==> config.mk <==
export PLATFORM = sky130hd
export DESIGN_NAME = lidar_system_top
export DESIGN_NICKNAME = lidar_system_top
export VERILOG_FILES = /design/flow/design.v
export SDC_FILE = /design/flow/constraint.sdc
export NUM_CORES = 4
export LEC_CHECK = 0
export ABC_AREA = 1
export CAP_MARGIN = 40
export CELL_PAD_IN_SITES_GLOBAL_PLACEMENT = 2
export CORE_ASPECT_RATIO = 0.69
export CORE_MARGIN = 2
export CORE_UTILIZATION = 46
export CTS_CLUSTER_DIAMETER = 167
export GPL_ROUTABILITY_DRIVEN = 0
export GPL_TIMING_DRIVEN = 1
export PLACE_DENSITY_LB_ADDON = 0.1
export SETUP_SLACK_MARGIN = 0.91
export SLEW_MARGIN = 35
export TNS_END_PERCENT = 5
==> run.sh <==
#!/bin/bash
# the make line also repeats each setting of config.mk as NAME=value (left out here)
make -C /OpenROAD-flow-scripts/flow DESIGN_CONFIG=/design/flow/config.mk WORK_HOME=/design/flow/orfs CLKGATE_MAP_FILE= finish
==> constraint.sdc <==
create_clock -name core_clock -period 9.37 [get_ports {clk}]
set_input_delay 1.8740 -clock core_clock [delete_from_list [all_inputs] [get_ports {clk}]]
set_output_delay 1.8740 -clock core_clock [all_outputs]
set_load 0.01 [all_outputs]
==> design.v <==
`timescale 1ns/1ps
module RxD (
    input  wire       clk,
    input  wire       rx,        
    input  wire       rst,       
    output reg [7:0]  data,
    output reg        data_valid
);
    parameter CLK_FREQ = 100_000_000;            
    parameter BAUD     = 115200;
    localparam integer BAUD_TICKS = 868;         
    localparam integer HALF_BAUD  = 434;         
    reg [15:0] counter;                          
    reg [3:0]  bit_index;                        
    reg [9:0]  shift_reg;       
    reg [9:0]  next_shift;                      
    reg        receiving;                
    reg rx_ff1, rx_ff2; 
    wire rx_sync;
    always @(posedge clk) begin
        if (rst) begin
            rx_ff1 <= 1'b1;
            rx_ff2 <= 1'b1;
        end else begin
            rx_ff1 <= rx;
            rx_ff2 <= rx_ff1;
        end
    end
    assign rx_sync = rx_ff2;
    always @(posedge clk) begin
        if (rst) begin                           
            receiving  <= 1'b0;
            counter    <= 0;
            bit_index  <= 0;
            shift_reg  <= 10'b1111111111;
            data       <= 8'h00;
            data_valid <= 1'b0;
        end else begin
            data_valid <= 1'b0;                  
            if (!receiving) begin                
                if (rx_sync == 1'b0) begin
                    receiving <= 1'b1;           
                    counter   <= HALF_BAUD;      
                    bit_index <= 0;              
                end
            end else begin                       
                if (counter == BAUD_TICKS - 1) begin     
                    counter <= 0;                
                    next_shift = {rx_sync, shift_reg[9:1]};
                    shift_reg <= next_shift;
                    if (bit_index == 9) begin    
                        receiving  <= 1'b0;
                        data       <= next_shift[8:1];       
                        data_valid <= 1'b1;                  
                    end
                    bit_index <= bit_index + 1;      
                end else begin
                    counter <= counter + 1;          
                end
            end
        end
    end
endmodule
module TxD (
    input wire clk,
    input wire [7:0] data,
    input wire send,
    input wire rst,
    output reg tx,
    output reg busy
);
    parameter CLK_FREQ = 100000000;  
    parameter BAUD     = 115200;
    localparam integer BAUD_TICKS = 868;
    reg [15:0] counter;
    reg [3:0]  bit_index;
    reg [9:0]  shift_reg;
    always @(posedge clk) begin
        if (rst) begin
            busy      <= 1'b0;                 
            tx        <= 1'b1;                 
            counter   <= 0;
            bit_index <= 0;
            shift_reg <= 10'b1111111111;
        end 
        else begin
            if (!busy) begin
                tx <= 1'b1;  
                if (send) begin
                    shift_reg <= {1'b1, data, 1'b0}; 
                    busy      <= 1'b1;
                    counter   <= 0;
                    bit_index <= 0;
                end
            end 
            else begin 
                if (counter == BAUD_TICKS - 1) begin
                    counter   <= 0;
                    tx        <= shift_reg[0];  
                    shift_reg <= {1'b1, shift_reg[9:1]};  
                    bit_index <= bit_index + 1;
                    if (bit_index == 9) begin
                        busy <= 1'b0; 
                    end
                end 
                else begin
                    counter <= counter + 1;
                end
            end
        end
    end
endmodule
module data_parser (
    input  wire        clk,
    input  wire        rst,
    input  wire [7:0]  data_in,              
    input  wire        data_valid,           
    output reg  [7:0]  CT_out,               
    output reg [15:0]  FSA_out,
    output reg [15:0]  LSA_out,
    output reg         start_frame,          
    output reg         frame_done,
    output reg         sample_valid,         
    output reg [15:0]  sample_value,         
    output reg [15:0]  sample_idx           
);
    localparam S_HDR1      = 4'd0;          
    localparam S_HDR2      = 4'd1;
    localparam S_CT        = 4'd2;
    localparam S_FSA_LO    = 4'd3;
    localparam S_FSA_HI    = 4'd4;
    localparam S_LSA_LO    = 4'd5;
    localparam S_LSA_HI    = 4'd6;
    localparam S_SAMPLE_LO = 4'd7;
    localparam S_SAMPLE_HI = 4'd8;
    reg [3:0] state;                         
    reg [7:0] sample_lo;                     
    reg [15:0] next_sample_idx;              
    reg [15:0] sample_value_buf;
    reg [15:0] sample_idx_buf;
    reg        sample_ready;          
    reg        frame_done_pending;    
    always @(posedge clk) begin
        if (rst) begin                       
            state            <= S_HDR1;
            CT_out           <= 8'd0;
            FSA_out          <= 16'd0;
            LSA_out          <= 16'd0;
            start_frame      <= 1'b0;
            sample_valid     <= 1'b0;
            sample_value     <= 16'd0;
            sample_idx       <= 16'd0;
            frame_done       <= 1'b0;
            sample_lo        <= 8'd0;
            next_sample_idx  <= 16'd0;
            sample_value_buf <= 16'd0;
            sample_idx_buf   <= 16'd0;
            sample_ready     <= 1'b0;
            frame_done_pending<=1'b0;
        end else begin                       
            start_frame  <= 1'b0;
            sample_valid <= 1'b0;
            frame_done   <= 1'b0;
            if (sample_ready) begin
                sample_valid <= 1'b1;
                sample_value <= sample_value_buf;
                sample_idx   <= sample_idx_buf;
                if (frame_done_pending) begin
                    frame_done <= 1'b1;
                end
                sample_ready      <= 1'b0;
                frame_done_pending<= 1'b0;
            end
            case (state)
                S_HDR1: if (data_valid && data_in == 8'h55) state <= S_HDR2;      
                S_HDR2: if (data_valid) begin                       
                    if (data_in == 8'hAA) state <= S_CT;
                    else if (data_in == 8'h55) state <= S_HDR2;      
                    else state <= S_HDR1;                            
                end
                S_CT: if (data_valid) begin              
                    CT_out <= data_in;
                    start_frame <= 1'b1;
                    state <= S_FSA_LO;
                end
                S_FSA_LO: if (data_valid) begin          
                    FSA_out[7:0] <= data_in;
                    state <= S_FSA_HI;
                end
                S_FSA_HI: if (data_valid) begin          
                    FSA_out[15:8] <= data_in;
                    state <= S_LSA_LO;
                end
                S_LSA_LO: if (data_valid) begin          
                    LSA_out[7:0] <= data_in;
                    state <= S_LSA_HI;
                end
                S_LSA_HI: if (data_valid) begin          
                    LSA_out[15:8] <= data_in;
                    next_sample_idx <= 16'd0;            
                    state <= S_SAMPLE_LO;
                end
                S_SAMPLE_LO: if (data_valid) begin       
                    sample_lo <= data_in;
                    state <= S_SAMPLE_HI;
                end
                S_SAMPLE_HI: if (data_valid) begin
                    sample_value_buf <= {data_in, sample_lo};        
                    sample_idx_buf   <= next_sample_idx;
                    sample_ready     <= 1'b1;
                    if (next_sample_idx + 1 == CT_out) begin         
                        frame_done_pending <= 1'b1;
                        next_sample_idx <= 16'd0;
                        state <= S_HDR1;
                    end else begin
                        next_sample_idx <= next_sample_idx + 1;      
                        state <= S_SAMPLE_LO;
                    end
                end
                default: state <= S_HDR1;                            
            endcase
        end
    end
endmodule
module sample_processor (
    input  wire        clk,
    input  wire        rst,
    input  wire        start_frame,
    input  wire        sample_valid,
    input  wire [15:0] sample_value,
    input  wire [15:0] sample_idx_in,
    output reg  [15:0] max_idx,
    output reg  [15:0] min_idx,
    output reg  [15:0] max_dist,
    output reg  [15:0] min_dist,
    output reg  [15:0] obs_alert
);
    wire [10:0] THRESH = 11'b10000000000;
    wire is_close = sample_value < THRESH;
    wire [15:0] mask = (sample_idx_in < 16) ? (16'h1 << sample_idx_in) : 16'h0;
    always @(posedge clk) begin
        if (rst) begin                       
            max_idx  <= 16'd0;
            min_idx  <= 16'd0;
            max_dist <= 16'd0;
            min_dist <= 16'hFFFF;
            obs_alert<= 16'd0;
        end else if (start_frame) begin
            max_idx  <= 16'd0;                       
            min_idx  <= 16'd0;
            max_dist <= 16'd0;
            min_dist <= 16'hFFFF;
            obs_alert<= 16'd0;
        end else if (sample_valid) begin
            if (sample_value > max_dist) begin       
                max_dist <= sample_value;
                max_idx  <= sample_idx_in;
            end
            if (sample_value < min_dist) begin
                min_dist <= sample_value;
                min_idx  <= sample_idx_in;
            end
            obs_alert <= obs_alert | (mask & {16{is_close}});
        end
    end
endmodule
module angle_calc_simple (
    input  wire        clk,
    input  wire        rst,         
    input  wire        start,       
    input  wire [15:0] FSA,
    input  wire [15:0] LSA,
    input  wire [7:0]  CT,         
    input  wire [15:0] max_idx, 
    input  wire [15:0] min_idx,
    output reg  [15:0] max_angle,
    output reg  [15:0] min_angle,
    output reg         done         
);
    function [4:0] ct_log2;
        input [7:0] in_ct;
        begin
            case (in_ct)
                8'd1:   ct_log2 = 5'd0;
                8'd2:   ct_log2 = 5'd1;
                8'd4:   ct_log2 = 5'd2;
                8'd8:   ct_log2 = 5'd3;
                8'd16:  ct_log2 = 5'd4;
                8'd32:  ct_log2 = 5'd5;
                8'd64:  ct_log2 = 5'd6;
                8'd128: ct_log2 = 5'd7;
                default: ct_log2 = 5'd0;
            endcase
        end
    endfunction
    reg [15:0] FSA_r, LSA_r;
    reg [7:0]  CT_r;
    reg [15:0] max_idx_r, min_idx_r;
    reg [31:0] span_r;    
    reg [4:0]  k_r;       
    reg        do_calc;   
    wire [31:0] delta_w;
    assign delta_w = (k_r == 5'd0) ? span_r : (span_r >> k_r);
    wire [47:0] prod_max_w = delta_w * max_idx_r;
    wire [47:0] prod_min_w = delta_w * min_idx_r;
    wire [47:0] sum_max_w = prod_max_w + {32'd0, FSA_r};
    wire [47:0] sum_min_w = prod_min_w + {32'd0, FSA_r};
    wire [47:0] sum_max_adj_w = (sum_max_w >= 48'd36000) ? (sum_max_w - 48'd36000) : sum_max_w;
    wire [47:0] sum_min_adj_w = (sum_min_w >= 48'd36000) ? (sum_min_w - 48'd36000) : sum_min_w;
    always @(posedge clk) begin
        if (rst) begin                                   
            FSA_r     <= 16'd0;
            LSA_r     <= 16'd0;
            CT_r      <= 8'd0;
            max_idx_r <= 16'd0;
            min_idx_r <= 16'd0;
            span_r    <= 32'd0;
            k_r       <= 5'd0;
            do_calc   <= 1'b0;
            max_angle <= 16'd0;
            min_angle <= 16'd0;
            done      <= 1'b0;
        end else begin
            done <= 1'b0;
            if (start) begin                             
                FSA_r     <= FSA;
                LSA_r     <= LSA;
                CT_r      <= CT;
                max_idx_r <= max_idx;
                min_idx_r <= min_idx;
                if (LSA >= FSA) span_r <= LSA - FSA;     
                else             span_r <= (LSA + 16'd36000) - FSA;
                k_r <= ct_log2(CT);
                do_calc <= 1'b1;
            end else if (do_calc) begin                  
                max_angle <= sum_max_adj_w[15:0];
                min_angle <= sum_min_adj_w[15:0];
                done <= 1'b1;
                do_calc <= 1'b0;
            end
        end
    end
endmodule
`timescale 1ns/1ps
module distance_process (
    input  wire        clk,
    input  wire        rst,
    input  wire [7:0]  data_in,
    input  wire        data_valid,
    output wire [15:0] max_idx,
    output wire [15:0] min_idx,
    output wire [15:0] max_dist,
    output wire [15:0] min_dist,
    output wire [15:0] obs_alert,
    output wire [15:0] max_angle,
    output wire [15:0] min_angle,
    output wire        angle_done
);
    wire [7:0]  CT_w;
    wire [15:0] FSA_w, LSA_w;
    wire        start_frame_w;
    wire        sample_valid_w;
    wire [15:0] sample_value_w;
    wire [15:0] sample_idx_w;
    wire        frame_done_w;
    data_parser u_parser (
        .clk(clk),
        .rst(rst),
        .data_in(data_in),
        .data_valid(data_valid),
        .CT_out(CT_w),
        .FSA_out(FSA_w),
        .LSA_out(LSA_w),
        .start_frame(start_frame_w),
        .sample_valid(sample_valid_w),
        .sample_value(sample_value_w),
        .sample_idx(sample_idx_w),
        .frame_done(frame_done_w)
    );
    sample_processor u_sp (
        .clk(clk),
        .rst(rst),
        .start_frame(start_frame_w),
        .sample_valid(sample_valid_w),
        .sample_value(sample_value_w),
        .sample_idx_in(sample_idx_w),
        .max_idx(max_idx),
        .min_idx(min_idx),
        .max_dist(max_dist),
        .min_dist(min_dist),
        .obs_alert(obs_alert)
    );
    reg frame_done_d;
    reg angle_start_pulse;
    always @(posedge clk) begin
        if (rst) begin
            frame_done_d <= 1'b0;                
            angle_start_pulse <= 1'b0;
        end else begin
            frame_done_d <= frame_done_w;        
            angle_start_pulse <= frame_done_d;
        end
    end
    angle_calc_simple u_angle (
        .clk(clk),
        .rst(rst),
        .start(angle_start_pulse),
        .FSA(FSA_w),
        .LSA(LSA_w),
        .CT(CT_w),
        .max_idx(max_idx),
        .min_idx(min_idx),
        .max_angle(max_angle),
        .min_angle(min_angle),
        .done(angle_done)
    );
endmodule
`timescale 1ns/1ps
module lidar_system_top (
    input  wire clk,
    input  wire rst,
    input  wire rx,      
    output wire tx,      
    output wire [15:0] dbg_max_idx,
    output wire [15:0] dbg_min_idx,
    output wire [15:0] dbg_max_dist,
    output wire [15:0] dbg_min_dist,
    output wire [15:0] dbg_obs_alert,
    output wire [15:0] dbg_max_angle,
    output wire [15:0] dbg_min_angle,
    output wire        dbg_angle_done
);
    wire [7:0] rx_data;
    wire       rx_valid;
    RxD u_rxd (
        .clk(clk),
        .rx(rx),
        .rst(rst),
        .data(rx_data),
        .data_valid(rx_valid)
    );
    wire [15:0] max_idx, min_idx, max_dist, min_dist, obs_alert;
    wire [15:0] max_angle, min_angle;
    wire        angle_done;
    distance_process u_dp (
        .clk(clk),
        .rst(rst),
        .data_in(rx_data),
        .data_valid(rx_valid),
        .max_idx(max_idx),
        .min_idx(min_idx),
        .max_dist(max_dist),
        .min_dist(min_dist),
        .obs_alert(obs_alert),
        .max_angle(max_angle),
        .min_angle(min_angle),
        .angle_done(angle_done)
    );
    reg [7:0] tx_data;               
    reg       tx_send;               
    wire      tx_busy;               
    reg [31:0] tx_packet;            
    TxD u_txd (
        .clk(clk),
        .rst(rst),
        .data(tx_data),
        .send(tx_send),
        .tx(tx),
        .busy(tx_busy)
    );
    localparam TX_IDLE  = 3'd0;  
    localparam TX_PREP  = 3'd1;  
    localparam TX_SEND  = 3'd2;  
    localparam TX_WAIT  = 3'd3;  
    reg [2:0] tx_state;     
    reg [1:0] byte_ptr;     
    reg [15:0] send_word;   
    reg angle_done_d;
    always @(posedge clk) begin
        if (rst) angle_done_d <= 1'b0;
        else     angle_done_d <= angle_done;
    end
    always @(posedge clk) begin
        if (rst) begin                           
            tx_state   <= TX_IDLE;
            tx_send    <= 1'b0;
            tx_data    <= 8'd0;
            tx_packet  <= 32'd0;
            byte_ptr   <= 2'd0;
        end else begin
            tx_send <= 1'b0;
            case (tx_state)
                TX_IDLE: begin
                    if (angle_done_d) begin
                        tx_packet <= { min_angle[15:8], min_angle[7:0], max_angle[15:8], max_angle[7:0] };
                        byte_ptr <= 2'd0;            
                        tx_state <= TX_PREP;         
                    end
                end
                TX_PREP: begin
                    case (byte_ptr)                 
                        2'd0: tx_data <= tx_packet[7:0];     
                        2'd1: tx_data <= tx_packet[15:8];    
                        2'd2: tx_data <= tx_packet[23:16];   
                        2'd3: tx_data <= tx_packet[31:24];   
                        default: tx_data <= 8'h00;
                    endcase
                    tx_state <= TX_SEND;
                end
                TX_SEND: begin
                    if (!tx_busy) begin          
                        tx_send <= 1'b1;
                        tx_state <= TX_WAIT;
                    end
                end
                TX_WAIT: begin                       
                    if (!tx_busy) begin
                        if (byte_ptr == 2'd3) begin  
                            byte_ptr <= 2'd0;
                            tx_state <= TX_IDLE;
                       end else begin                
                            byte_ptr <= byte_ptr + 1'b1;
                            tx_state <= TX_PREP;
                        end
                    end
                end
                default: tx_state <= TX_IDLE;        
            endcase
        end
    end
    assign dbg_max_idx   = max_idx;
    assign dbg_min_idx   = min_idx;
    assign dbg_max_dist  = max_dist;
    assign dbg_min_dist  = min_dist;
    assign dbg_obs_alert = obs_alert;
    assign dbg_max_angle = max_angle;
    assign dbg_min_angle = min_angle;
    assign dbg_angle_done = angle_done;
endmodule
==> results of run 1 <==
## repair_timing
item / in CTS / in global routing
resized: 2 / 63
hold buffers: 0 / 0
gates cloned: 0 / 2
pin swaps: 0 / 5
setup endpoints to repair: 21 / 22
setup buffers: 0 / 19
## routing by layer
| layer | vias to the layer above | routed length [µm] |
|---|---|---|
| met3 | 210 | 21700 |
| li1 | 21922 | - |
| met1 | 22823 | 89300 |
| met4 | 4 | 4310 |
| met2 | 1951 | 73400 |
| met5 | - | 23 |
## stage by stage
step | hold slack [ns] | util | instance area [µm²] | worst slack, ns
4_1_cts | 0.422 | 0.508 | 58300 | 0.784
3_5_place_dp | 0.408 | 0.492 | 56400 | 0.788
5_1_grt | 0.448 | 0.512 | 58800 | 0.868
2_1_floorplan | 0.388 | - | 53400 | 2.04
6_report | 0.419 | 0.512 | 58800 | 1.11
3_3_place_gp | 0.397 | 0.491 | 56400 | 0.748
## final cells by class
class	count	area [µm²]	area share
Timing Repair inverter	1	7.51	0.000128
Inverter	1672	6330	0.108
Antenna cell	1	2.50	0.0000426
Multi-Input combinational cell	4898	37400	0.637
Clock buffer	63	1340	0.0227
Clock inverter	26	487	0.00828
Timing Repair Buffer	254	2370	0.0403
Tap cell	1522	1900	0.0324
Sequential cell	446	8930	0.152
==> impl_metrics.ini, run 1 <==
; generated from flow reports
[global_routing]
gr-usage-met3 = 0.0942
grt_remaining_overflow = 0
grt_pass1_wl_um = 292000
use_met1 = 0.494
met2_usage = 0.445
grt_pass1_vias = 46242
busiest_layer = met1
antenna_found_initial = 2
grt_max_degree = 88
gr-usage-all-layers = 0.323

[synthesis]
adder_share = 0.389
ys_sh_simple = 0.211
synth_area_um2 = 53400
top_area_cell = fa_1
syn_nets = 8436
yosysCellCount = 7261
ys.flops = 446
synthArstFlopShare = 0
ys_warn_count = 7
ys_top_logic_family = adder cells
ys_top_cells_by_area = fa_1 (31%), dfxtp_1 (17%), nand2_1 (12%)
ys_sh_mux = 0.000375
edf_count = 0
synthFlopType = dfxtp_1
ys_sh_aoi = 0.0853
avgSynthCellArea_um2 = 7.36
yosysChipArea_um2 = 53400
synth.cellmix.xorXnorShare = 0.0119
ys_seq_frac = 0.167
synth_cell_types = 56
synth_cells = 7261
top_cell_area_share = 0.305
most_common_cell = nand2_1
common_cells = nand2_1 (1652), inv_1 (1644), fa_1 (814)

[cells_and_area]
syn2layout_area_growth_pct = 10.1
final.fill_count = 11570
nets = 8496
fin_cells = 8883

[job]
cap_violations = 0
warning_count = 49

[floorplanning]
dieArea_um2 = 119000
fp_util = 0.465
chipWidth_um = 414
ioPinCount = 117
coreArea_um2 = 115000
rows = 103
die.size.y_um = 287

[worst_hold_path]
worstHoldPathCells = 2
hold_end = u_dp.angle_start_pulse
hp-class = reg2reg
hp-start = u_dp.frame_done_d

[clock_network]
clock_latency_ns = 0.64
cts_buffers = 48
cts_max_level = 2
root_buffer = clkbuf_16
cts_tree = done
clk_path_buf_depth = 3
clkTransAtPathRegs_ns = 0.06
cts.sinks = 446

[worst_setup_path]
cpLargestDelayFamily = adder cells
crit_path_max_incr_delay_ns = 0.63
cp-endpoint = u_dp.u_angle.min_angle[9]
crit_buf_inv = 10
r2r_slack_ns = 1.11
startpoint = u_dp.u_angle.k_r[0]
r2r-end = u_dp.u_angle.min_angle[9]
startpoint_type = flip-flop
worstPathRequired_ns = 9.94
cp.depth = 39
path_class = reg2reg
arrival_ns = 8.83
critPathMaxFanout = 25
path_common_cell = nand2_1
worst-r2r-cell-count = 39
critPathCaptureType = flip-flop
crit_path_top_delay_cell = fa_1
r2r-start = u_dp.u_angle.k_r[0]

[pwr]
share_comb_of_total_power = 0.015
power.switching_fraction = 0.232
internal_power_mw = 3.21
switching_power_mw = 0.970
leakagePower_nw = 29.4
clockPowerShare = 0.531
peakVddDrop_uv = 131
pg_seq_mw = 1.90
pg_clk_mw = 2.22
power_leader = the clock network
power.density_nw_per_um2 = 71.1
seq_power_share = 0.454
p_comb_mw = 0.0612
total_power_mw = 4.18

[placement]
port_buffers = 116
dp_cells = 8767
dp_hpwl_um = 156000

[route]
postRouteAntennaNets = 0
first_iter_violations = 4319
wire_per_inst_um = 21.2
vias_per_cell = 5.28
drc_errors = 0
route.vias.total = 46910
drt_wl_total_um = 189000
firstDrtPassIters = 7

[final_timing]
setup_tns_ns = 0
setup_violations = 0
tightestPinTransition_ns = 0.976
slew_headroom = 0.348
max_freq_mhz = 121
rsz0062_at_grt = true
hold_violations = 0
drv_slew = 0
layout_min_cycle_time_ns = 8.26
fin_crit_sh = 0.882
finClkSkew_ns = 0.0310

[status]
outcome = no timing/DRC/antenna violations
==> run 2, diff against run 1 <==
- ABC_AREA: 1 -> not set
- CAP_MARGIN: 40 -> 20
- CELL_PAD_IN_SITES_GLOBAL_PLACEMENT: 2 -> 3
- CORE_ASPECT_RATIO: 0.69 -> not set
- CORE_UTILIZATION: 46 -> 56
- CTS_CLUSTER_DIAMETER: 167 -> 295
- GPL_ROUTABILITY_DRIVEN: 0 -> not set
- GPL_TIMING_DRIVEN: 1 -> not set
- MAX_ROUTING_LAYER: not set -> met4
- PLACE_DENSITY_LB_ADDON: 0.1 -> 0.18
- SETUP_SLACK_MARGIN: 0.91 -> not set
- SLEW_MARGIN: 35 -> 10
- TNS_END_PERCENT: 5 -> 50
- clock period: 9.37 -> 5.53 ns (I/O delays scaled with it)
==> run 2 against run 1 <==
Against the previous run:
- the run now fails in global placement without I/O (3_1_place_gp_skip_io)
- synthesized cell count shrank 14%
- synthesized area shrank 0.65%
- die size shrank 18%
==> impl_metrics.ini, run 2 <==
; physical design summary
[status]
outcome = did not finish
haltStage = global placement without I/O (3_1_place_gp_skip_io)
error = [ERROR FLW-0024] Place density exceeds 1.0 (current PLACE_DENSITY_LB_ADDON =  0.18). Please check if the value of  PLACE_DENSITY_LB_ADDON is between 0 and 0.99.

[synthesis]
ys_top_logic_family = adder cells
yosysCellCount = 6254
synthFlopType = dfxtp_1
ys_warn_count = 7
synthArstFlopShare = 0
top_cell_area_share = 0.307
most_common_cell = inv_1
syn_nets = 7429
synth.cellmix.xorXnorShare = 0.0177
common_cells = inv_1 (1067), nand2_1 (879), fa_1 (814)
ys_seq_frac = 0.168
ys_sh_aoi = 0.103
top_area_cell = fa_1
ys_sh_simple = 0.178
ys_sh_mux = 0.0405
adder_share = 0.392
edf_count = 0
avgSynthCellArea_um2 = 8.48
synth_cell_types = 93
ys_top_cells_by_area = fa_1 (31%), dfxtp_1 (17%), ha_1 (8.4%)
synth_area_um2 = 53100
ys.flops = 446
synth_cells = 6254
yosysChipArea_um2 = 53100

[floorplanning]
die.size.y_um = 312
rows = 112
chipWidth_um = 312
dieArea_um2 = 97200
fp_util = 0.567
coreArea_um2 = 93600
==> run 3, diff against run 2 <==
- CAP_MARGIN: 20 -> 40
- CELL_PAD_IN_SITES_GLOBAL_PLACEMENT: 3 -> not set
- CORE_ASPECT_RATIO: not set -> 1.14
- CORE_UTILIZATION: 56 -> 72
- CTS_CLUSTER_DIAMETER: 295 -> not set
- GPL_ROUTABILITY_DRIVEN: not set -> 0
- GPL_TIMING_DRIVEN: not set -> 1
- PLACE_DENSITY_LB_ADDON: 0.18 -> 0.06
- SETUP_SLACK_MARGIN: not set -> 1.76
- SLEW_MARGIN: 10 -> 20
- TNS_END_PERCENT: 50 -> 5
- clock period: 5.53 -> 7.38 ns (I/O delays scaled with it)
==> run 3 against run 2 <==
Against the previous run:
- now fails the layout checks on negative setup slack
- synthesized cell count stayed put
- synthesized area stayed put
- die size is 22% lower
==> impl_metrics.ini, run 3 <==
; generated from flow reports
[clock_network]
cts_buffers = 40
cts_max_level = 2
root_buffer = clkbuf_16
cts.sinks = 446
clock_latency_ns = 0.60
clk_path_buf_depth = 3
cts_tree = done
clkTransAtPathRegs_ns = 0.07

[global_routing]
gr-usage-all-layers = 0.455
grt_pass1_vias = 49876
grt_pass1_wl_um = 264000
grt_max_degree = 186
grt_remaining_overflow = 0
antenna_found_initial = 0

[floorplanning]
fp_util = 0.725
rows = 106
coreArea_um2 = 73200
ioPinCount = 117
dieArea_um2 = 75900
die.size.y_um = 294
chipWidth_um = 258

[synthesis]
ys_sh_simple = 0.178
ys.flops = 446
synthArstFlopShare = 0
yosysChipArea_um2 = 53100
top_area_cell = fa_1
synthFlopType = dfxtp_1
synth_cells = 6254
yosysCellCount = 6254
common_cells = inv_1 (1067), nand2_1 (879), fa_1 (814)
synth_area_um2 = 53100
edf_count = 0
syn_nets = 7429
ys_sh_aoi = 0.103
synth_cell_types = 93
ys_seq_frac = 0.168
ys_top_cells_by_area = fa_1 (31%), dfxtp_1 (17%), ha_1 (8.4%)
ys_warn_count = 7
ys_sh_mux = 0.0405
top_cell_area_share = 0.307
adder_share = 0.392
synth.cellmix.xorXnorShare = 0.0177
ys_top_logic_family = adder cells
most_common_cell = inv_1
avgSynthCellArea_um2 = 8.48

[route]
wire_per_inst_um = 21.6
postRouteAntennaNets = 0
vias_per_cell = 6.14
first_iter_violations = 4652
drc_errors = 0
firstDrtPassIters = 6
drt_wl_total_um = 168000
route.vias.total = 47746

[worst_setup_path]
crit_path_max_incr_delay_ns = 0.67
crit_buf_inv = 8
critPathMaxFanout = 14
arrival_ns = 8.81
critPathCaptureType = flip-flop
startpoint_type = flip-flop
worstPathRequired_ns = 7.86
r2r-end = u_dp.u_angle.max_angle[15]
r2r_slack_ns = -0.95
path_common_cell = fa_1
path_class = reg2reg
startpoint = u_dp.u_angle.span_r[10]
cp-endpoint = u_dp.u_angle.max_angle[15]
worst-r2r-cell-count = 31
cpLargestDelayFamily = adder cells
r2r-start = u_dp.u_angle.span_r[10]
crit_path_top_delay_cell = dfxtp_1
cp.depth = 31

[pwr]
leakagePower_nw = 30.5
seq_power_share = 0.512
power_leader = registers
p_comb_mw = 0.0577
internal_power_mw = 3.64
peakVddDrop_uv = 222
power.density_nw_per_um2 = 75.3
power.switching_fraction = 0.226
pg_seq_mw = 2.41
share_comb_of_total_power = 0.012
clockPowerShare = 0.476
switching_power_mw = 1.07
pg_clk_mw = 2.24

[final_timing]
hold_ws_ns = 0.420
fin_crit_sh = 1.13
rsz0062_at_grt = true
finClkSkew_ns = 0.0572
slew_headroom = 0.359
setup_violations = 22
fin_ws_ns = -0.946
tightestPinTransition_ns = 0.962
drv_slew = 0
layout_min_cycle_time_ns = 8.33
max_freq_mhz = 120
setup_tns_ns = -18.67
hold_violations = 0

[status]
violations = negative setup slack
outcome = finished with violations

[worst_hold_path]
hp-class = reg2reg
worstHoldPathCells = 1
hp-start = u_rxd.rx_ff1
hold_end = u_rxd.rx_ff2

[placement]
dp_hpwl_um = 128000
port_buffers = 116
preCtsSetupSlack_ns = -1.05

[cells_and_area]
comb_area_um2 = 39900
syn2layout_area_growth_pct = 17.8
nets = 7943
final.fill_count = 4103
regArea_um2 = 8950

[job]
warning_count = 56
cap_violations = 0
-- run 3: timing repair --
action | CTS | global route
hold buffers | 0 | 0
gates resized | 73 | 79
gates cloned | 5 | 0
setup endpoints to repair | 22 | 22
pin swaps | 34 | 60
setup buffers | 25 | 16
hold endpoints to repair | 0 | 0
-- run 3: metrics by stage --
step	instances	power (mW)	cell area (µm²)	utilization
floorplan	6254	2.51	53800	-
global placement	7646	2.52	59800	0.817
detailed placement	7652	2.52	59900	0.818
CTS	7753	4.71	61900	0.846
global route	7769	4.80	62500	0.854
finish	7771	4.71	62500	0.854
-- run 3: routing by layer --
| metal | GRT usage | share of wire | vias to the layer above |
|---|---|---|---|
| met4 | 0.318 | 0.091 | 0 |
| li1 | - | - | 20811 |
| met5 | - | 0 | - |
| met1 | 0.517 | 0.34 | 23058 |
| met3 | 0.0999 | 0.10 | 1028 |
| met2 | 0.720 | 0.46 | 2849 |
-- run 3: final cells by class --
| class | count | area share |
|---|---|---|
| Timing Repair Buffer | 817 | 0.113 |
| Sequential cell | 446 | 0.143 |
| Clock buffer | 50 | 0.0176 |
| Inverter | 1070 | 0.0643 |
| Tap cell | 972 | 0.0195 |
| Multi-Input combinational cell | 4393 | 0.638 |
| Clock inverter | 21 | 0.00490 |
| Antenna cell | 2 | 0.0000801 |
==> run 4, diff against run 3 <==
- ABC_AREA: not set -> 1
- CAP_MARGIN: 40 -> 20
- CORE_ASPECT_RATIO: 1.14 -> 0.9
- CORE_UTILIZATION: 72 -> 51
- CTS_CLUSTER_DIAMETER: not set -> 104
- GPL_ROUTABILITY_DRIVEN: 0 -> not set
- GPL_TIMING_DRIVEN: 1 -> 0
- PLACE_DENSITY_LB_ADDON: 0.06 -> 0.02
- SETUP_SLACK_MARGIN: 1.76 -> 1.81
- TNS_END_PERCENT: 5 -> 90
- clock period: 7.38 -> 6.92 ns (I/O delays scaled with it)
==> run 4 against run 3 <==
Against the previous run:
- via count up 3.1%
- highest routed layer unchanged
- clock skew is 0.026 ns lower
- combinational power increased by 82%
- power is 15% higher
- utilization down 24 points
- routed wire length grew 19%
- final area grew 2.4%
- sequential power increased by 7%
- worst setup slack gained 0.24 ns
- the layout still fails its checks (negative setup slack)
- synthesized area is 0.65% higher
- non-clock buffer count fell by 258
==> impl_metrics.ini, run 4 <==
; generated from flow reports
[worst_setup_path]
cp-endpoint = u_dp.u_angle.min_angle[13]
startpoint_type = flip-flop
critPathCaptureType = flip-flop
crit_path_max_incr_delay_ns = 0.56
crit_buf_inv = 10
cp.depth = 38
r2r-end = u_dp.u_angle.min_angle[13]
worstPathRequired_ns = 7.42
cpLargestDelayFamily = adder cells
arrival_ns = 8.12
startpoint = u_dp.u_angle.k_r[0]
worst-r2r-cell-count = 38
r2r_slack_ns = -0.70
path_class = reg2reg
critPathMaxFanout = 8
crit_path_top_delay_cell = fa_1
r2r-start = u_dp.u_angle.k_r[0]

[pwr]
power.density_nw_per_um2 = 84.9
power.switching_fraction = 0.229
power_leader = the clock network
clockPowerShare = 0.507
peakVddDrop_uv = 192
pg_seq_mw = 2.57
seq_power_share = 0.474
share_comb_of_total_power = 0.019
leakagePower_nw = 31.3
internal_power_mw = 4.18
switching_power_mw = 1.25
pg_clk_mw = 2.75
total_power_mw = 5.43
p_comb_mw = 0.105

[status]
outcome = finished with violations
violations = negative setup slack

[route]
met2_length_um = 86100
wl_met3_um = 19800
route.vias.total = 49214
drc_errors = 0
wl_met1_um = 83900
drt_wl_total_um = 199000
first_iter_violations = 4682
wire_per_inst_um = 22.1
postRouteAntennaNets = 0
firstDrtPassIters = 6
vias_per_cell = 5.45
dr.max_layer_used = met4

[cells_and_area]
fin_area_um2 = 64000
syn2layout_area_growth_pct = 19.8
final.fill_count = 9639
nets = 8799
fin_util = 0.617

[floorplanning]
fp_util = 0.515
ioPinCount = 117
die.size.y_um = 311
rows = 112
dieArea_um2 = 107000
coreArea_um2 = 104000
chipWidth_um = 345

[placement]
globalplace.congestion = 1.05
placed_area_um2 = 56800
dp_hpwl_um = 161000
port_buffers = 116

[synthesis]
ys_top_cells_by_area = fa_1 (31%), dfxtp_1 (17%), nand2_1 (12%)
synth.cellmix.xorXnorShare = 0.0119
edf_count = 0
ys_top_logic_family = adder cells
ys_sh_mux = 0.000375
yosysChipArea_um2 = 53400
yosysCellCount = 7261
avgSynthCellArea_um2 = 7.36
ys_sh_simple = 0.211
syn_nets = 8436
ys_warn_count = 7
adder_share = 0.389
ys.flops = 446
ys_sh_aoi = 0.0853
top_cell_area_share = 0.305
synthArstFlopShare = 0
synth_cell_types = 56
common_cells = nand2_1 (1652), inv_1 (1644), fa_1 (814)
synth_cells = 7261
synthFlopType = dfxtp_1
top_area_cell = fa_1
ys_seq_frac = 0.167
synth_area_um2 = 53400
most_common_cell = nand2_1

[clock_network]
cts_max_level = 2
cts_buffers = 48
cts_tree = done
cts_hold_buf = 0
clkTransAtPathRegs_ns = 0.06
clock_latency_ns = 0.62
clk_path_buf_depth = 3
cts.sinks = 446
root_buffer = clkbuf_16

[global_routing]
grt_pass1_wl_um = 296000
grt_pass1_vias = 47964
antenna_found_initial = 5
grt_max_degree = 14
grt_remaining_overflow = 0
gr-usage-all-layers = 0.376

[job]
cap_violations = 0
warning_count = 50

[final_timing]
slew_headroom = 0.288
drv_slew = 0
layout_min_cycle_time_ns = 7.62
fin_crit_sh = 1.10
rsz0062_at_grt = true
max_freq_mhz = 131
tightestPinTransition_ns = 1.07
finClkSkew_ns = 0.0314
hold_ws_ns = 0.414
fin_ws_ns = -0.704
setup_violations = 22
hold_violations = 0

[worst_hold_path]
hp-class = reg2reg
hp-start = u_rxd.rx_ff1
hold_end = u_rxd.rx_ff2
worstHoldPathCells = 1
## run 4: routing by layer
| layer | GRT usage | vias to the layer above |
|---|---|---|
| li1 | - | 22541 |
| met1 | 0.509 | 23999 |
| met2 | 0.561 | 2248 |
| met3 | 0.0766 | 426 |
| met4 | 0.129 | 0 |
| met5 | - | - |
## run 4: final cells by class
type / count / area (µm²) / area share
diodes: 3 / 7.51 / 0.000117
plain buffers: 246 / 1800 / 0.0281
clock buffers: 68 / 1390 / 0.0217
clock inverters: 20 / 278 / 0.00434
inverters: 1672 / 6400 / 0.100
multi-input cells: 4897 / 40500 / 0.633
flip-flops and latches: 446 / 8930 / 0.140
well taps: 1368 / 1710 / 0.0267
repair buffers: 313 / 2990 / 0.0467
## run 4: metrics by stage
| step | instances | TNS, ns | worst slack (ns) |
|---|---|---|---|
| 5_1_grt | 9033 | -18.54 | -0.919 |
| 6_report | 9033 | -13.88 | -0.704 |
| 2_1_floorplan | 7261 | 0 | 0.305 |
| 3_5_place_dp | 8745 | -61.54 | -3.19 |
| 3_3_place_gp | 8745 | -61.77 | -3.25 |
| 4_1_cts | 8922 | -12.76 | -0.620 |
## run 4: timing repair
| action | CTS | global route |
|---|---|---|
| gates cloned | 3 | 9 |
| buffers inserted | 86 | 99 |
| gates resized | 513 | 537 |
| setup endpoints to repair | 26 | 24 |
| pin swaps | 119 | 293 |
==> run 5, diff against run 4 <==
- CAP_MARGIN: 20 -> 40
- CORE_ASPECT_RATIO: 0.9 -> 0.69
- CORE_UTILIZATION: 51 -> 72
- CTS_CLUSTER_DIAMETER: 104 -> 236
- GPL_ROUTABILITY_DRIVEN: not set -> 0
- GPL_TIMING_DRIVEN: 0 -> 1
- PLACE_DENSITY_LB_ADDON: 0.02 -> 0.04
- SETUP_SLACK_MARGIN: 1.81 -> not set
- TNS_END_PERCENT: 90 -> 5
- clock period: 6.92 -> 7.04 ns (I/O delays scaled with it)
==> run 5 against run 4 <==
Against the previous run:
- the layout still fails its checks (negative setup slack)
- routed wire length is 7.2% lower
- worst setup slack gained 0.14 ns
- sequential share of layout area up 0.50 points
- power is 6.9% lower
- synthesized area stayed put
- global-route usage increased by 12 points
- non-clock buffer count grew 127
- register-to-register slack better by 0.14 ns
- count of clock-buffer cells in the layout fell by 10
- synthesized cell count unchanged
- largest power group is now registers
- highest routed layer unchanged
==> impl_metrics.ini, run 5 <==
; generated from flow reports
[pwr]
peakVddDrop_uv = 157
seq_power_share = 0.500
clockPowerShare = 0.485
power.density_nw_per_um2 = 81.8
share_comb_of_total_power = 0.015
leakagePower_nw = 31.5
pg_seq_mw = 2.53
power_leader = registers
pg_clk_mw = 2.45
p_comb_mw = 0.0780
switching_power_mw = 1.16
internal_power_mw = 3.89
power.switching_fraction = 0.230

[worst_setup_path]
r2r-end = u_dp.u_angle.min_angle[7]
critPathMaxFanout = 15
cp-endpoint = u_dp.u_angle.min_angle[7]
path_class = reg2reg
path_common_cell = nand2_1
worst-r2r-cell-count = 37
r2r-start = u_dp.u_angle.k_r[0]
cp.depth = 37
crit_path_max_incr_delay_ns = 0.64
cpLargestDelayFamily = adder cells
startpoint = u_dp.u_angle.k_r[0]
critPathCaptureType = flip-flop
r2r_slack_ns = -0.57
worstPathRequired_ns = 7.54
arrival_ns = 8.11
crit_buf_inv = 7
startpoint_type = flip-flop
crit_path_top_delay_cell = fa_1

[placement]
placed_area_um2 = 59300
dp_hpwl_um = 148000
port_buffers = 116

[cells_and_area]
final.fill_count = 4522
regArea_um2 = 8930
nets = 8923
fin_area_um2 = 61800
comb_area_um2 = 38100
syn2layout_area_growth_pct = 15.7
fin_util = 0.846

[floorplanning]
fp_util = 0.731
coreArea_um2 = 73100
dieArea_um2 = 76400
chipWidth_um = 332
die.size.y_um = 230
rows = 82
ioPinCount = 117

[clock_network]
clk_path_buf_depth = 3
root_buffer = clkbuf_16
clock_latency_ns = 0.64
clkTransAtPathRegs_ns = 0.06
cts.sinks = 446
cts_hold_buf = 0
cts_max_level = 2
cts_buffers = 42
cts_tree = done

[final_timing]
rsz0062_at_grt = true
finClkSkew_ns = 0.0440
fin_crit_sh = 1.08
slew_headroom = 0.435
drv_slew = 0
hold_ws_ns = 0.405
tightestPinTransition_ns = 0.846
setup_violations = 22
max_freq_mhz = 131
hold_violations = 0
layout_min_cycle_time_ns = 7.61
fin_ws_ns = -0.567

[global_routing]
grt_pass1_wl_um = 285000
antenna_found_initial = 4
grt_pass1_vias = 51550
grt_remaining_overflow = 0
grt_max_degree = 88
gr-usage-all-layers = 0.498

[synthesis]
avgSynthCellArea_um2 = 7.36
edf_count = 0
yosysCellCount = 7261
adder_share = 0.389
ys.flops = 446
synthFlopType = dfxtp_1
ys_top_logic_family = adder cells
synth_cells = 7261
ys_sh_simple = 0.211
synth_area_um2 = 53400
synth.cellmix.xorXnorShare = 0.0119
ys_sh_mux = 0.000375
synth_cell_types = 56
common_cells = nand2_1 (1652), inv_1 (1644), fa_1 (814)
top_cell_area_share = 0.305
ys_sh_aoi = 0.0853
ys_warn_count = 7
syn_nets = 8436
ys_top_cells_by_area = fa_1 (31%), dfxtp_1 (17%), nand2_1 (12%)
top_area_cell = fa_1
most_common_cell = nand2_1
ys_seq_frac = 0.167
synthArstFlopShare = 0
yosysChipArea_um2 = 53400

[route]
firstDrtPassIters = 14
first_iter_violations = 7658
wl_met1_um = 68200
dr.max_layer_used = met4
route.vias.total = 52417
drt_wl_total_um = 185000
postRouteAntennaNets = 0
vias_per_cell = 5.98
drc_errors = 0
wire_per_inst_um = 21.1
met2_length_um = 71800
wl_met3_um = 34100

[worst_hold_path]
worstHoldPathCells = 2
hp-class = reg2reg
hp-start = u_dp.frame_done_d
hold_end = u_dp.angle_start_pulse

[status]
violations = negative setup slack
outcome = finished with violations

[job]
cap_violations = 0
warning_count = 49
-- run 5: final cells by class --
| type | instances | area share |
|---|---|---|
| timing repair buffer | 686 | 0.0942 |
| antenna | 12 | 0.000486 |
| sequential | 446 | 0.145 |
| multi-input combinational | 4900 | 0.616 |
| clock inverter | 19 | 0.00411 |
| tap | 966 | 0.0196 |
| inverter | 1672 | 0.102 |
| clock buffer | 58 | 0.0193 |
-- run 5: layer usage --
metal	global-route usage	up-vias
met2	0.661	4171
li1	-	22807
met5	-	-
met3	0.250	908
met1	0.638	24531
met4	0.209	0
-- run 5: per-stage QoR --
step | cells | setup WS, ns | power, mW | TNS, ns
6_report | 8759 | -0.567 | 5.06 | -9.32
5_1_grt | 8754 | -0.728 | 5.17 | -14.00
4_1_cts | 8734 | -0.218 | 5.05 | -3.23
3_5_place_dp | 8648 | -0.570 | 2.66 | -10.94
3_3_place_gp | 8642 | -0.505 | 2.66 | -9.87
2_1_floorplan | 7261 | 0.0461 | 2.64 | 0
-- run 5: repair_timing --
action / in CTS / in global routing
gates resized: 99 / 129
pin swaps: 9 / 30
cloned: 1 / 2
endpoints found under the setup margin: 22 / 22
setup buffers: 8 / 10
==> run 6, diff against run 5 <==
- ABC_AREA: 1 -> not set
- CTS_CLUSTER_DIAMETER: 236 -> 27
- HOLD_SLACK_MARGIN: not set -> -0.1
- MAX_ROUTING_LAYER: met4 -> not set
- PLACE_DENSITY: not set -> 0.64
- PLACE_DENSITY_LB_ADDON: 0.04 -> not set
- SETUP_SLACK_MARGIN: not set -> 1.81
- clock period: 7.04 -> 6.45 ns (I/O delays scaled with it)
==> run 6 against run 5 <==
Against the previous run:
- the layout still fails its checks (negative setup slack)
- synthesized cell count is 14% lower
- highest routed layer is now met5
- largest power group is now the clock network
- die size is 0.64% lower
- routed wire length is 7.7% lower
- final area is 2.4% higher
==> impl_metrics.ini, run 6 <==
; generated from flow reports
[status]
outcome = finished with violations
violations = negative setup slack

[floorplanning]
dieArea_um2 = 75900
chipWidth_um = 331
die.size.y_um = 230
fp_util = 0.729
ioPinCount = 117
rows = 82
coreArea_um2 = 72700

[pwr]
pg_clk_mw = 2.89
seq_power_share = 0.482
power_leader = the clock network
share_comb_of_total_power = 0.013
power.switching_fraction = 0.246
total_power_mw = 5.72
p_comb_mw = 0.0724
clockPowerShare = 0.505
peakVddDrop_uv = 260
switching_power_mw = 1.41
leakagePower_nw = 31.0
internal_power_mw = 4.31
power.density_nw_per_um2 = 90.4
pg_seq_mw = 2.76

[placement]
preCtsSetupSlack_ns = -1.85
dp_hpwl_um = 134000
port_buffers = 116
placed_area_um2 = 60700

[clock_network]
cts_max_level = 2
root_buffer = clkbuf_16
clock_latency_ns = 0.61
cts_buffers = 47
clkTransAtPathRegs_ns = 0.07
clk_path_buf_depth = 3
cts.sinks = 446
cts_tree = done

[worst_setup_path]
arrival_ns = 8.92
r2r-start = u_dp.u_angle.k_r[0]
cpLargestDelayFamily = adder cells
crit_path_top_delay_cell = fa_1
cp-endpoint = u_dp.u_angle.min_angle[11]
critPathCaptureType = flip-flop
crit_path_max_incr_delay_ns = 0.57
critPathMaxFanout = 10
startpoint = u_dp.u_angle.k_r[0]
r2r-end = u_dp.u_angle.min_angle[11]
crit_buf_inv = 12
cp.depth = 33
startpoint_type = flip-flop
path_common_cell = fa_1
path_class = reg2reg
worst-r2r-cell-count = 33
r2r_slack_ns = -1.99
worstPathRequired_ns = 6.92

[final_timing]
layout_min_cycle_time_ns = 8.44
fin_crit_sh = 1.31
hold_ws_ns = 0.415
drv_slew = 0
tightestPinTransition_ns = 1.03
slew_headroom = 0.309
rsz0062_at_grt = true
setup_tns_ns = -39.42
setup_violations = 22
hold_violations = 0
max_freq_mhz = 118
fin_ws_ns = -1.99
finClkSkew_ns = 0.0252

[cells_and_area]
fin_area_um2 = 63300
nets = 8021
syn2layout_area_growth_pct = 19.2

[synthesis]
ys.flops = 446
synth_cell_types = 93
synth_cells = 6254
adder_share = 0.392
ys_sh_aoi = 0.103
top_area_cell = fa_1
yosysCellCount = 6254
synthArstFlopShare = 0
synth.cellmix.xorXnorShare = 0.0177
avgSynthCellArea_um2 = 8.48
edf_count = 0
common_cells = inv_1 (1067), nand2_1 (879), fa_1 (814)
top_cell_area_share = 0.307
ys_top_cells_by_area = fa_1 (31%), dfxtp_1 (17%), ha_1 (8.4%)
synth_area_um2 = 53100
synthFlopType = dfxtp_1
ys_sh_simple = 0.178
ys_seq_frac = 0.168
ys_sh_mux = 0.0405
ys_warn_count = 7
most_common_cell = inv_1
ys_top_logic_family = adder cells
syn_nets = 7429
yosysChipArea_um2 = 53100

[route]
wire_per_inst_um = 21.7
drt_wl_total_um = 171000
postRouteAntennaNets = 0
route.vias.total = 48264
firstDrtPassIters = 9
vias_per_cell = 6.14
first_iter_violations = 5799
drc_errors = 0

[global_routing]
grt_pass1_wl_um = 270000
antenna_found_initial = 7
grt_max_degree = 86
grt_remaining_overflow = 0
gr-usage-all-layers = 0.456
grt_pass1_vias = 49344

[worst_hold_path]
hp-class = reg2reg
hp-start = u_rxd.rx_ff1
hold_end = u_rxd.rx_ff2
worstHoldPathCells = 1

[job]
cap_violations = 0
warning_count = 52
-- run 6: metrics by stage --
stage	util	instances
2_1_floorplan	-	6254
3_3_place_gp	0.833	7722
3_5_place_dp	0.834	7730
4_1_cts	0.865	7836
5_1_grt	0.869	7851
6_report	0.870	7855
-- run 6: final cells by class --
class / count / area (µm²)
Antenna cell: 4 / 10.0
Timing Repair Buffer: 890 / 7720
Sequential cell: 446 / 8950
Inverter: 1070 / 4020
Clock inverter: 33 / 407
Fill cell: 3943 / 9490
Clock buffer: 55 / 1250
Multi-Input combinational cell: 4391 / 39700
Tap cell: 966 / 1210
-- run 6: routing by layer --
layer  vias to the layer above  share of wire  track usage  wire length [µm]
li1                      20957              -            -                 -
met5                         -        0.00032            0                54
met3                       635           0.15        0.170             25400
met2                      3273           0.42        0.658             71400
met1                     23391           0.39        0.636             66600
met4                         8          0.043        0.146              7340
-- run 6: repair_timing --
| item | CTS | global route |
|---|---|---|
| setup buffers | 16 | 14 |
| cloned | 2 | 0 |
| gates resized | 79 | 47 |
| hold buffers | 0 | 0 |
| pin swaps | 42 | 32 |
| setup endpoints to repair | 24 | 24 |
==> run 7, diff against run 6 <==
- ABC_AREA: not set -> 1
- CAP_MARGIN: 40 -> 20
- CELL_PAD_IN_SITES_DETAIL_PLACEMENT: not set -> 2
- CORE_ASPECT_RATIO: 0.69 -> 1.67
- CORE_UTILIZATION: 72 -> 40
- CTS_CLUSTER_DIAMETER: 27 -> 150
- GPL_ROUTABILITY_DRIVEN: 0 -> not set
- GPL_TIMING_DRIVEN: 1 -> 0
- HOLD_SLACK_MARGIN: -0.1 -> 0.11
- MIN_ROUTING_LAYER: not set -> met2
- PLACE_DENSITY: 0.64 -> not set
- SETUP_SLACK_MARGIN: 1.81 -> not set
- SLEW_MARGIN: 20 -> 0
- TNS_END_PERCENT: 5 -> 90
- clock period: 6.45 -> 10.0 ns (I/O delays scaled with it)
==> run 7 against run 6 <==
Against the previous run:
- the run now fails in global routing (5_1_grt)
- synthesized cell count increased by 16%
- synthesized area increased by 0.65%
- die size increased by 80%
==> impl_metrics.ini, run 7 <==
; physical design summary
[synthesis]
ys_warn_count = 7
ys.flops = 446
most_common_cell = nand2_1
synthArstFlopShare = 0
yosysChipArea_um2 = 53400
synth_area_um2 = 53400
adder_share = 0.389
ys_sh_mux = 0.000375
ys_sh_aoi = 0.0853
synth_cell_types = 56
synth_cells = 7261
syn_nets = 8436
top_area_cell = fa_1
edf_count = 0
ys_top_logic_family = adder cells
ys_sh_simple = 0.211
common_cells = nand2_1 (1652), inv_1 (1644), fa_1 (814)
top_cell_area_share = 0.305
ys_seq_frac = 0.167
ys_top_cells_by_area = fa_1 (31%), dfxtp_1 (17%), nand2_1 (12%)
synthFlopType = dfxtp_1
avgSynthCellArea_um2 = 7.36
yosysCellCount = 7261
synth.cellmix.xorXnorShare = 0.0119

[placement]
globalplace.congestion = 1.11
dp_hpwl_um = 247000
port_buffers = 116
placed_area_um2 = 56800
preCtsSetupSlack_ns = -1.07

[status]
error = [ERROR GRT-0116] Global routing finished with congestion. Check the congestion regions in the DRC Viewer.
haltStage = global routing (5_1_grt)
outcome = did not finish

[clock_network]
cts_max_level = 2
cts.sinks = 446
cts_hold_buf = 0
root_buffer = clkbuf_16
clk_path_buf_depth = 3
cts_buffers = 42

[global_routing]
grt_remaining_overflow = 28
gr-usage-all-layers = 0.781

[floorplanning]
rows = 173
ioPinCount = 117
chipWidth_um = 287
fp_util = 0.402
die.size.y_um = 476
dieArea_um2 = 137000
coreArea_um2 = 133000
==> run 7: timing repair <==
item | 4_1_cts
gates resized | 67
setup buffers | 0
setup endpoints to repair | 22
gates cloned | 0
==> run 7: per-stage QoR <==
| stage | utilization | cells | hold slack, ns |
|---|---|---|---|
| after floorplan | - | 7261 | 0.388 |
| after global placement | 0.427 | 9127 | 0.392 |
| after detailed placement | 0.427 | 9131 | 0.400 |
| after CTS | 0.440 | 9203 | 0.425 |
==> run 7: per-layer routing <==
metal | track usage | GRT overflow
met5 | 0.452 | 4
met2 | 0.848 | 1
met4 | 0.673 | 10
met3 | 0.802 | 13
met1 | - | -
==> run 8, diff against run 7 <==
- ABC_AREA: 1 -> not set
- CAP_MARGIN: 20 -> 40
- CELL_PAD_IN_SITES_DETAIL_PLACEMENT: 2 -> not set
- CORE_ASPECT_RATIO: 1.67 -> 0.69
- CORE_UTILIZATION: 40 -> 72
- CTS_CLUSTER_DIAMETER: 150 -> not set
- GPL_ROUTABILITY_DRIVEN: not set -> 0
- GPL_TIMING_DRIVEN: 0 -> 1
- HOLD_SLACK_MARGIN: 0.11 -> not set
- MAX_ROUTING_LAYER: not set -> met4
- MIN_ROUTING_LAYER: met2 -> not set
- PLACE_DENSITY_LB_ADDON: not set -> 0.04
- SLEW_MARGIN: 0 -> 20
- TNS_END_PERCENT: 90 -> 5
- clock period: 10.0 -> 7.75 ns (I/O delays scaled with it)
==> run 8 against run 7 <==
Against the previous run:
- the layout now fails its checks (negative setup slack)
- synthesized area down 0.65%
- die size down 44%
- synthesized cell count down 14%
==> impl_metrics.ini, run 8 <==
; generated from flow reports
[status]
outcome = finished with violations
violations = negative setup slack

[route]
firstDrtPassIters = 8
drt_wl_total_um = 169000
route.vias.total = 47738
drc_errors = 0
first_iter_violations = 6112
wire_per_inst_um = 21.9
postRouteAntennaNets = 0
vias_per_cell = 6.18

[placement]
placed_area_um2 = 59400
dp_hpwl_um = 133000
port_buffers = 116
dp_cells = 7621

[pwr]
p_comb_mw = 0.0601
peakVddDrop_uv = 173
share_comb_of_total_power = 0.013
total_power_mw = 4.48
power_leader = registers
pg_seq_mw = 2.29
internal_power_mw = 3.47
power.switching_fraction = 0.225
pg_clk_mw = 2.12
clockPowerShare = 0.474
power.density_nw_per_um2 = 72.6
leakagePower_nw = 30.1
seq_power_share = 0.512
switching_power_mw = 1.01

[synthesis]
synth.cellmix.xorXnorShare = 0.0177
top_area_cell = fa_1
ys_sh_mux = 0.0405
synth_area_um2 = 53100
ys_warn_count = 7
most_common_cell = inv_1
synth_cells = 6254
edf_count = 0
top_cell_area_share = 0.307
ys_sh_aoi = 0.103
synth_cell_types = 93
ys_seq_frac = 0.168
adder_share = 0.392
ys_sh_simple = 0.178
ys_top_cells_by_area = fa_1 (31%), dfxtp_1 (17%), ha_1 (8.4%)
syn_nets = 7429
yosysCellCount = 6254
ys.flops = 446
yosysChipArea_um2 = 53100
synthArstFlopShare = 0
ys_top_logic_family = adder cells
common_cells = inv_1 (1067), nand2_1 (879), fa_1 (814)
synthFlopType = dfxtp_1
avgSynthCellArea_um2 = 8.48

[floorplanning]
die.size.y_um = 230
ioPinCount = 117
fp_util = 0.729
rows = 82
dieArea_um2 = 75900
coreArea_um2 = 72700
chipWidth_um = 331

[worst_setup_path]
crit_path_max_incr_delay_ns = 0.58
arrival_ns = 8.71
crit_buf_inv = 10
worstPathRequired_ns = 8.16
startpoint = u_dp.u_angle.k_r[1]
critPathMaxFanout = 18
r2r_slack_ns = -0.54
startpoint_type = flip-flop
crit_path_top_delay_cell = fa_2
r2r-end = u_dp.u_angle.min_angle[12]
critPathCaptureType = flip-flop
cp.depth = 33
r2r-start = u_dp.u_angle.k_r[1]
cp-endpoint = u_dp.u_angle.min_angle[12]
worst-r2r-cell-count = 33
path_class = reg2reg
cpLargestDelayFamily = adder cells

[final_timing]
fin_ws_ns = -0.542
fin_crit_sh = 1.07
setup_tns_ns = -10.60
hold_violations = 0
slew_headroom = 0.458
tightestPinTransition_ns = 0.811
finClkSkew_ns = 0.0284
drv_slew = 0
setup_violations = 22
layout_min_cycle_time_ns = 8.29
max_freq_mhz = 121
rsz0062_at_grt = true

[global_routing]
use_met1 = 0.628
antenna_found_initial = 3
gr-usage-met3 = 0.192
grt_remaining_overflow = 0
gr-usage-all-layers = 0.471
busiest_layer = met2
grt_pass1_vias = 49071
grt_pass1_wl_um = 270000
grt_max_degree = 94
met2_usage = 0.645

[cells_and_area]
syn2layout_area_growth_pct = 16.3
fin_cells = 7721
fin_area_um2 = 61700
nets = 7897
fin_util = 0.848

[clock_network]
cts_max_level = 2
cts_buffers = 38
clkTransAtPathRegs_ns = 0.07
clk_path_buf_depth = 3
cts_hold_buf = 0
cts_tree = done
cts.sinks = 446
clock_latency_ns = 0.57
root_buffer = clkbuf_16

[worst_hold_path]
hold_end = u_rxd.rx_ff2
worstHoldPathCells = 1
hp-class = reg2reg
hp-start = u_rxd.rx_ff1

[job]
cap_violations = 0
warning_count = 50
[run 8: layout make-up]
type                       instances  area, µm²
multi-input combinational       4390      39500
fill                            4197      11000
sequential                       446       8940
timing repair buffer             776       6670
inverter                        1070       4020
tap                              966       1210
clock buffer                      48       1070
clock inverter                    20        280
antenna                            5       12.5
[run 8: layer usage]
metal  part of all wire  wire [µm]  vias to the layer above
li1                   -          -                    20700
met1               0.38      64800                    23045
met2               0.41      69700                     3273
met3               0.16      27000                      720
met4              0.047       7910                        0
met5                  0          0                        -
[run 8: timing repair]
action | in CTS | in global routing
gates resized | 108 | 49
buffers inserted | 19 | 4
pin swaps | 43 | 19
cloned | 1 | 1
endpoints found under the setup margin | 22 | 22
[run 8: metrics by stage]
| stage | setup slack [ns] | hold slack [ns] |
|---|---|---|
| after floorplan | -0.0373 | 0.389 |
| after global placement | -0.560 | 0.398 |
| after detailed placement | -0.714 | 0.394 |
| after CTS | -0.394 | 0.412 |
| after global routing | -0.845 | 0.426 |
| final | -0.542 | 0.411 |
==> run 9, diff against run 8 <==
- CAP_MARGIN: 40 -> 0
- CORE_ASPECT_RATIO: 0.69 -> 1.14
- CTS_CLUSTER_SIZE: not set -> 98
- PLACE_DENSITY_LB_ADDON: 0.04 -> 0.06
- SETUP_SLACK_MARGIN: not set -> 1.76
- clock period: 7.75 -> 7.11 ns (I/O delays scaled with it)
==> run 9 against run 8 <==
Against the previous run:
- still fails the layout checks on negative setup slack
- register-to-register slack worse by 0.72 ns
- via count grew 0.52%
- sequential power is 9.2% higher
==> impl_metrics.ini, run 9 <==
; generated from flow reports
[clock_network]
cts_tree = done
cts_hold_buf = 0
clk_path_buf_depth = 3
cts.sinks = 446
cts_buffers = 42
root_buffer = clkbuf_16
clock_latency_ns = 0.60
clkTransAtPathRegs_ns = 0.09
cts_max_level = 2

[synthesis]
ys_top_cells_by_area = fa_1 (31%), dfxtp_1 (17%), ha_1 (8.4%)
ys.flops = 446
syn_nets = 7429
adder_share = 0.392
ys_seq_frac = 0.168
synth_cell_types = 93
synth.cellmix.xorXnorShare = 0.0177
edf_count = 0
synthFlopType = dfxtp_1
avgSynthCellArea_um2 = 8.48
most_common_cell = inv_1
ys_sh_aoi = 0.103
top_area_cell = fa_1
common_cells = inv_1 (1067), nand2_1 (879), fa_1 (814)
yosysChipArea_um2 = 53100
ys_sh_simple = 0.178
ys_sh_mux = 0.0405
synth_cells = 6254
ys_top_logic_family = adder cells
yosysCellCount = 6254
synthArstFlopShare = 0
synth_area_um2 = 53100
top_cell_area_share = 0.307
ys_warn_count = 7

[cells_and_area]
fin_util = 0.857
final.fill_count = 4026
regArea_um2 = 8940
comb_area_um2 = 39700
syn2layout_area_growth_pct = 18.2
nets = 7975
fin_cells = 7809

[route]
vias_per_cell = 6.15
drc_errors = 0
wire_per_inst_um = 21.5
route.vias.total = 47988
firstDrtPassIters = 9
postRouteAntennaNets = 0
first_iter_violations = 4922
drt_wl_total_um = 168000

[worst_setup_path]
cp-endpoint = u_dp.u_angle.max_angle[14]
arrival_ns = 8.91
crit_buf_inv = 10
path_class = reg2reg
crit_path_top_delay_cell = fa_1
r2r-end = u_dp.u_angle.max_angle[14]
crit_path_max_incr_delay_ns = 0.69
startpoint_type = flip-flop
startpoint = u_dp.u_angle.k_r[1]
cpLargestDelayFamily = adder cells
cp.depth = 33
critPathCaptureType = flip-flop
r2r-start = u_dp.u_angle.k_r[1]
worstPathRequired_ns = 7.65
r2r_slack_ns = -1.26
worst-r2r-cell-count = 33
path_common_cell = fa_1
critPathMaxFanout = 12

[global_routing]
grt_pass1_vias = 49187
grt_remaining_overflow = 0
grt_max_degree = 91
grt_pass1_wl_um = 260000
antenna_found_initial = 3
gr-usage-all-layers = 0.450

[status]
outcome = finished with violations
violations = negative setup slack

[pwr]
leakagePower_nw = 30.6
seq_power_share = 0.492
power.switching_fraction = 0.229
share_comb_of_total_power = 0.012
peakVddDrop_uv = 289
pg_clk_mw = 2.52
power_leader = the clock network
total_power_mw = 5.08
internal_power_mw = 3.92
clockPowerShare = 0.496
p_comb_mw = 0.0609
switching_power_mw = 1.16
power.density_nw_per_um2 = 81.0
pg_seq_mw = 2.50

[worst_hold_path]
hold_end = u_rxd.rx_ff2
worstHoldPathCells = 1
hp-start = u_rxd.rx_ff1
hp-class = reg2reg

[floorplanning]
die.size.y_um = 294
ioPinCount = 117
fp_util = 0.725
dieArea_um2 = 75900
chipWidth_um = 258
rows = 106
coreArea_um2 = 73200

[final_timing]
drv_slew = 0
rsz0062_at_grt = true
max_freq_mhz = 119
slew_headroom = 0.264
hold_violations = 0
finClkSkew_ns = 0.0269
tightestPinTransition_ns = 1.10
setup_violations = 22
fin_crit_sh = 1.18
fin_ws_ns = -1.26
layout_min_cycle_time_ns = 8.37

[placement]
dp_hpwl_um = 128000
port_buffers = 116
dp_cells = 7679

[job]
cap_violations = 0
warning_count = 50
[run 9: layout make-up]
type                            instances  area share
Timing Repair Buffer                  850       0.117
Inverter                             1070      0.0640
Sequential cell                       446       0.143
Tap cell                              972      0.0194
Clock buffer                           56      0.0193
Multi-Input combinational cell       4390       0.632
Antenna cell                            4    0.000160
Clock inverter                         21     0.00515
[run 9: per-layer routing]
metal  track usage  vias up  share of wire
li1              -    20868              -
met1         0.516    23172           0.34
met2         0.705     2953           0.46
met3        0.0922      995           0.10
met4         0.328        0          0.094
met5             -        -              0
[run 9: stage by stage]
step	hold WS [ns]	setup slack, ns	TNS [ns]	area [µm²]
after floorplan	0.389	-0.322	-5.90	53800
after global placement	0.393	-1.08	-21.91	60100
after detailed placement	0.403	-1.26	-24.93	60100
after CTS	0.419	-0.953	-19.23	62200
after global routing	0.430	-1.45	-29.91	62700
final	0.415	-1.26	-24.58	62700
[run 9: what timing repair did]
action | in CTS | in global routing
setup buffers | 19 | 28
pin swaps | 42 | 36
gates cloned | 2 | 0
resized | 62 | 57
setup endpoints to repair | 22 | 22
Power figures rest on the tool's default switching activity, not on a simulated workload.
